==> 11-08: inputs <==
==> flow/design.v <==
module fir_filter(
    input               		clk,
    input               		n_rst,
    input  		signed	[7:0] 	din,    
    output reg 	signed 	[7:0] 	dout 
);
localparam signed B0 = -24;
localparam signed B1 = -21;
localparam signed B2 =   0;
localparam signed B3 =  37;
localparam signed B4 =  80;
localparam signed B5 = 114;
localparam signed B6 = 127;
reg signed [7:0] din_d;
reg signed [7:0] din_d1;
reg signed [7:0] din_d2;
reg signed [7:0] din_d3;
reg signed [7:0] din_d4;
reg signed [7:0] din_d5;
reg signed [7:0] din_d6;
reg signed [7:0] din_d7;
reg signed [7:0] din_d8;
reg signed [7:0] din_d9;
reg signed [7:0] din_d10;
reg signed [7:0] din_d11;
reg signed [7:0] din_d12;
wire signed [8:0] sum_w0;
wire signed [8:0] sum_w1;
wire signed [8:0] sum_w2;
wire signed [8:0] sum_w3;
wire signed [8:0] sum_w4;
wire signed [8:0] sum_w5;
wire signed [8:0] sum_w6;
wire signed [16:0] mul_0;
wire signed [16:0] mul_1;
wire signed [16:0] mul_2;
wire signed [16:0] mul_3;
wire signed [16:0] mul_4;
wire signed [16:0] mul_5;
wire signed [16:0] mul_6;
reg signed [16:0] mul_0d;
reg signed [16:0] mul_1d;
reg signed [16:0] mul_2d;
reg signed [16:0] mul_3d;
reg signed [16:0] mul_4d;
reg signed [16:0] mul_5d;
reg signed [16:0] mul_6d;
wire signed [17:0] sum_w00;
wire signed [17:0] sum_w01;
wire signed [17:0] sum_w02;
wire signed [17:0] sum_w03;
reg signed [17:0] sum_w00d;
reg signed [17:0] sum_w01d;
reg signed [17:0] sum_w02d;
reg signed [17:0] sum_w03d;
wire signed [18:0] sum_w000;
wire signed [18:0] sum_w001;
wire signed [19:0] sum_all;
wire signed [7:0] sum_finish;
always @(posedge clk or negedge n_rst) begin
	if (!n_rst) begin 
		din_d <= 8'h0;
	end
	else begin 
		din_d <= din;
	end
end
always @(posedge clk or negedge n_rst) begin
    if (!n_rst) begin 
        dout <= 8'sd0;
	end
    else begin 
        dout <= sum_finish;
	end
end
always @(posedge clk or negedge n_rst) begin
    if (!n_rst) begin
        din_d1  <= 8'sd0; 
        din_d2  <= 8'sd0; 
        din_d3  <= 8'sd0; 
        din_d4  <= 8'sd0;
        din_d5  <= 8'sd0; 
        din_d6  <= 8'sd0; 
        din_d7  <= 8'sd0; 
        din_d8  <= 8'sd0;
        din_d9  <= 8'sd0; 
        din_d10 <= 8'sd0; 
        din_d11 <= 8'sd0; 
        din_d12 <= 8'sd0;
    end else begin
        din_d1  <= din_d;
        din_d2  <= din_d1;
        din_d3  <= din_d2;
        din_d4  <= din_d3;
        din_d5  <= din_d4;
        din_d6  <= din_d5;
        din_d7  <= din_d6;
        din_d8  <= din_d7;
        din_d9  <= din_d8;
        din_d10 <= din_d9;
        din_d11 <= din_d10;
        din_d12 <= din_d11;
    end
end
assign sum_w0 = $signed(din_d) + $signed(din_d12);
assign sum_w1 = $signed(din_d1) + $signed(din_d11);
assign sum_w2 = $signed(din_d2) + $signed(din_d10);
assign sum_w3 = $signed(din_d3) + $signed(din_d9);
assign sum_w4 = $signed(din_d4) + $signed(din_d8);
assign sum_w5 = $signed(din_d5) + $signed(din_d7);
assign sum_w6 = {din_d6[7], din_d6};   
assign mul_0 = $signed(B0) * $signed(sum_w0);
assign mul_1 = $signed(B1) * $signed(sum_w1);
assign mul_2 = $signed(B2) * $signed(sum_w2);
assign mul_3 = $signed(B3) * $signed(sum_w3);
assign mul_4 = $signed(B4) * $signed(sum_w4);
assign mul_5 = $signed(B5) * $signed(sum_w5);
assign mul_6 = $signed(B6) * $signed(sum_w6);
always @(posedge clk or negedge n_rst) begin
    if (!n_rst) begin 
        mul_0d <= 17'sd0;
        mul_1d <= 17'sd0;
        mul_2d <= 17'sd0;
        mul_3d <= 17'sd0;
        mul_4d <= 17'sd0;
        mul_5d <= 17'sd0;
        mul_6d <= 17'sd0;
    end 
	else begin 
        mul_0d <= mul_0;
        mul_1d <= mul_1;
        mul_2d <= mul_2;
        mul_3d <= mul_3;
        mul_4d <= mul_4;
        mul_5d <= mul_5;
        mul_6d <= mul_6;
    end
end
assign sum_w00 = $signed(mul_0d) + $signed(mul_1d); 
assign sum_w01 = $signed(mul_2d) + $signed(mul_3d); 
assign sum_w02 = $signed(mul_4d) + $signed(mul_5d);
assign sum_w03 = $signed(mul_6d);
always @(posedge clk or negedge n_rst) begin
    if (!n_rst) begin
        sum_w00d <= 18'sd0;
        sum_w01d <= 18'sd0;
        sum_w02d <= 18'sd0;
        sum_w03d <= 18'sd0;
    end 
	else begin
        sum_w00d <= sum_w00;
        sum_w01d <= sum_w01;
        sum_w02d <= sum_w02;
        sum_w03d <= sum_w03;
    end
end
assign sum_w000 = $signed(sum_w00d) + $signed(sum_w01d); 
assign sum_w001 = $signed(sum_w02d) + $signed(sum_w03d);
assign sum_all = $signed(sum_w000) + $signed(sum_w001);
assign sum_finish =	((sum_all[19]) && (sum_all[18:16] != 3'b111))? 8'h81 : 
 					((!sum_all[19]) && (sum_all[18:16] != 3'b000))? 8'h7F : sum_all[16:9];
endmodule
==> flow/run.sh <==
#!/bin/bash
# the make line also repeats each setting of config.mk as NAME=value (left out here)
make -C /OpenROAD-flow-scripts/flow DESIGN_CONFIG=/design/flow/config.mk WORK_HOME=/design/flow/orfs CLKGATE_MAP_FILE= finish
==> flow/config.mk <==
export PLATFORM = sky130hd
export DESIGN_NAME = fir_filter
export DESIGN_NICKNAME = fir_filter
export VERILOG_FILES = /design/flow/design.v
export SDC_FILE = /design/flow/constraint.sdc
export NUM_CORES = 4
export LEC_CHECK = 0
export ABC_AREA = 1
export CAP_MARGIN = 20
export CELL_PAD_IN_SITES_DETAIL_PLACEMENT = 2
export CELL_PAD_IN_SITES_GLOBAL_PLACEMENT = 3
export CORE_ASPECT_RATIO = 0.68
export CORE_MARGIN = 6
export CORE_UTILIZATION = 66
export CTS_CLUSTER_DIAMETER = 191
export CTS_CLUSTER_SIZE = 48
export GPL_TIMING_DRIVEN = 1
export MAX_ROUTING_LAYER = met4
export MIN_ROUTING_LAYER = met1
export SETUP_SLACK_MARGIN = 2.7
export SLEW_MARGIN = 5
export TNS_END_PERCENT = 80
==> flow/constraint.sdc <==
create_clock -name core_clock -period 9.52 [get_ports {clk}]
set_input_delay 1.9040 -clock core_clock [delete_from_list [all_inputs] [get_ports {clk}]]
set_output_delay 1.9040 -clock core_clock [all_outputs]
set_load 0.01 [all_outputs]
==> 11-22: changes against 11-08 <==
- CELL_PAD_IN_SITES_DETAIL_PLACEMENT: 2 -> unset
- CELL_PAD_IN_SITES_GLOBAL_PLACEMENT: 3 -> unset
- CORE_ASPECT_RATIO: 0.68 -> unset
- CORE_MARGIN: 6 -> 2
- CORE_UTILIZATION: 66 -> 72
- CTS_CLUSTER_DIAMETER: 191 -> unset
- CTS_CLUSTER_SIZE: 48 -> 99
- GPL_TIMING_DRIVEN: 1 -> unset
- MAX_ROUTING_LAYER: met4 -> unset
- MIN_ROUTING_LAYER: met1 -> unset
- PLACE_DENSITY_LB_ADDON: unset -> 0.15
- SETUP_SLACK_MARGIN: 2.7 -> 0.79
- SLEW_MARGIN: 5 -> 20
- TNS_END_PERCENT: 80 -> unset
==> flow/constraint.sdc (replaced) <==
create_clock -name core_clock -period 5.14 [get_ports {clk}]
set_input_delay 1.0280 -clock core_clock [delete_from_list [all_inputs] [get_ports {clk}]]
set_output_delay 1.0280 -clock core_clock [all_outputs]
set_load 0.01 [all_outputs]
==> 03-06: changes against 11-08 <==
- ABC_AREA: 1 -> unset
- CELL_PAD_IN_SITES_DETAIL_PLACEMENT: 2 -> unset
- CELL_PAD_IN_SITES_GLOBAL_PLACEMENT: 3 -> unset
- CORE_ASPECT_RATIO: 0.68 -> unset
- CORE_MARGIN: 6 -> 2
- CORE_UTILIZATION: 66 -> 65
- CTS_CLUSTER_DIAMETER: 191 -> unset
- CTS_CLUSTER_SIZE: 48 -> unset
- GPL_TIMING_DRIVEN: 1 -> unset
- MAX_ROUTING_LAYER: met4 -> unset
- MIN_ROUTING_LAYER: met1 -> unset
- SETUP_SLACK_MARGIN: 2.7 -> unset
- SLEW_MARGIN: 5 -> 20
- TNS_END_PERCENT: 80 -> unset
==> flow/constraint.sdc (replaced) <==
create_clock -name core_clock -period 3.08 [get_ports {clk}]
set_input_delay 0.6160 -clock core_clock [delete_from_list [all_inputs] [get_ports {clk}]]
set_output_delay 0.6160 -clock core_clock [all_outputs]
set_load 0.01 [all_outputs]
==> 12-03: changes against 11-08 <==
- CELL_PAD_IN_SITES_DETAIL_PLACEMENT: 2 -> unset
- CELL_PAD_IN_SITES_GLOBAL_PLACEMENT: 3 -> unset
- CORE_ASPECT_RATIO: 0.68 -> 0.72
- CORE_MARGIN: 6 -> 10
- CORE_UTILIZATION: 66 -> 40
- CTS_CLUSTER_DIAMETER: 191 -> unset
- CTS_CLUSTER_SIZE: 48 -> unset
- GPL_TIMING_DRIVEN: 1 -> 0
- MAX_ROUTING_LAYER: met4 -> unset
- MIN_ROUTING_LAYER: met1 -> met2
- SETUP_SLACK_MARGIN: 2.7 -> unset
- SLEW_MARGIN: 5 -> 35
- TNS_END_PERCENT: 80 -> unset
==> flow/constraint.sdc (replaced) <==
create_clock -name core_clock -period 6.0 [get_ports {clk}]
set_input_delay 1.2000 -clock core_clock [delete_from_list [all_inputs] [get_ports {clk}]]
set_output_delay 1.2000 -clock core_clock [all_outputs]
set_load 0.01 [all_outputs]
==> summary of the runs <==
- 11-22 completed without violations. 03-06 stopped in global routing (5_1_grt) with ODB-0269. 12-03 passed the timing, DRC and antenna checks. 11-08 stopped in global placement without I/O (3_1_place_gp_skip_io), error GPL-0301.
- In 12-03 the critical path depth is lower than in 11-22, by 1.
- Between 12-03 and 11-22, the lower clock skew is in 12-03 (gap 19 ps).
- In 11-22 the worst hold slack is better than in 12-03, by 4.3 ps.
==> figures <==
quantity                                                                                            11-08                       12-03                       11-22                       03-06
Outcome                                                                            stopped before the end     complete, no violations     complete, no violations      stopped before the end
Stage where the flow stopped                          global placement without I/O (3_1_place_gp_skip_io)                           -                           -    global routing (5_1_grt)
Setup slack after layout                                                                                -                      523 ps                      252 ps                           -
XOR-XNOR Cells, Area Fraction                                                                       6.89%                       6.89%                       6.89%                       6.77%
Layout inverter count without the clock tree                                                            -                         303                         303                           -
Type of the setup path with the least slack                                                             -                     reg2reg                     reg2reg                           -
Worst hold endpoint                                                                                     -                  din_d11[6]                   din_d3[0]                           -
Placed wire-length estimate after detailed placement                                                    -                    26000 µm                    25900 µm                    26500 µm
Total standard cell area after synthesis                                                        16800 µm²                   16800 µm²                   16800 µm²                   16000 µm²
Critical path capture point                                                                             -                  mul_1d[13]                  mul_1d[13]                           -
Clock Tree Root                                                                                         -  sky130_fd_sc_hd__clkbuf_16  sky130_fd_sc_hd__clkbuf_16  sky130_fd_sc_hd__clkbuf_16
Comb. cell area                                                                                         -                    9040 µm²                   10500 µm²                           -
